Setup of build 17:
// buck_v1_0
module buck_v1_0 #(
  parameter model_data_width = 25,
  parameter model_decimal_width = 16
)(
  input aclk, 
  input resetn, 
  input clock_enable,
  input pwm, 
  input signed [model_data_width-1:0] input_voltage,
  input signed [model_data_width-1:0] period_inductor,
  input signed [model_data_width-1:0] period_capacitor,
  input signed [model_data_width-1:0] inverse_resistor,
  output reg signed [model_data_width-1:0] inductor_current,
  output signed [model_data_width-1:0] capacitor_current,
  output signed [model_data_width-1:0] output_current,
  output reg signed [model_data_width-1:0] output_voltage  
);
  wire signed [model_data_width-1:0] voltage_diff;  
  wire signed [(model_data_width*2)-1:0] voltage_diff_intl_2width;  
  wire signed [model_data_width-1:0] voltage_diff_intl;  
  wire signed [(model_data_width*2)-1:0] capacitor_current_intc_2width;  
  wire signed [model_data_width-1:0] capacitor_current_intc;  
  wire signed [(model_data_width*2)-1:0] output_current_2width;  
  assign voltage_diff = pwm? input_voltage - output_voltage: -output_voltage;
  assign voltage_diff_intl_2width = voltage_diff * period_inductor;
  assign voltage_diff_intl = voltage_diff_intl_2width >>> model_decimal_width;
  always @(posedge aclk)
    if (!resetn)
      inductor_current <= 0;
    else 
      if (clock_enable)
        inductor_current <= inductor_current + voltage_diff_intl;
  assign capacitor_current = inductor_current - output_current;
  assign capacitor_current_intc_2width = capacitor_current * period_capacitor;
  assign capacitor_current_intc = capacitor_current_intc_2width >>> model_decimal_width;
  always @(posedge aclk)
    if (!resetn)
      output_voltage <= 0;
    else 
      if (clock_enable)
        output_voltage <= output_voltage + capacitor_current_intc;
  assign output_current_2width = output_voltage * inverse_resistor;
  assign output_current = output_current_2width >>> model_decimal_width;
endmodule
export LEC_CHECK = 0
export CAP_MARGIN = 40
export CELL_PAD_IN_SITES_DETAIL_PLACEMENT = 2
export CORE_MARGIN = 2
export CORE_UTILIZATION = 40
export CTS_CLUSTER_SIZE = 22
export GPL_ROUTABILITY_DRIVEN = 0
export MAX_ROUTING_LAYER = met5
export SLEW_MARGIN = 20
create_clock -name core_clock -period 16.9 [get_ports {aclk}]
run.sh (not shown) runs the stock make flow with config.mk's settings and CLKGATE_MAP_FILE=.
Build 17 terminated abnormally: global routing reported GRT-0116.
For build 64, these inputs were changed with respect to build 17:
Settings: MAX_ROUTING_LAYER now met4, was met5; CTS_CLUSTER_SIZE no longer set, was 22; CELL_PAD_IN_SITES_DETAIL_PLACEMENT no longer set, was 2; CAP_MARGIN now 20, was 40; the clock period (ns, I/O delays scaled along) now 28.0, was 16.9.
==> comparison <==
- Build 64 ended with every stage complete and zero timing, DRC or antenna violations.
- As far as total standard cell area after synthesis goes, build 64 and build 17 are indistinguishable; the numbers are identical.
- Number of sinks driven by the clock tree: build 64 vs build 17 identical
- Build 17 and build 64 ended up with nearly the same synthesized cell count.
- Comparing build 17 against build 64, there is no change at all in number of buffers created by CTS.
- Reported for build 17 and build 64, tally of unique sky130hd cells used after synthesis turned out identical to the last digit.
- Between build 17 and build 64, the difference in synthesized area per cell is negligible.
- Reported for build 17 and build 64, number of buffers inserted by port buffering turned out identical to the last digit.
- Delta (build 64 minus build 17): number of gates given a new drive strength after cts -382, HPWL after detailed placement -50%.
- For the worst setup slack after placement, build 64 came in 8310 ps higher than build 17 did.
### build 64 -> build 43
Settings: CTS_CLUSTER_SIZE: unset -> 22; the clock period (ns, I/O delays scaled along): 28.0 -> 16.9.
Results
- Although build 43 finished all stages, its layout failed final checks on negative setup slack.
- Taking build 64 as the reference, in build 43 post-route worst hold slack higher; pin slew with the least headroom to its limit higher; area of all placed cells without fillers higher; total routing resource utilization after global routing higher.
- Wire length delta for build 43 relative to build 64: 1.0% higher
- Sort build 43 and build 64 by number of fillers in the final layout asc -> top: build 43
- Comparing build 43 and build 64, the lower worst setup slack after layout is on build 43.
- On area fraction of clock buffers and clock inverters, build 43 and build 64 are basically level.
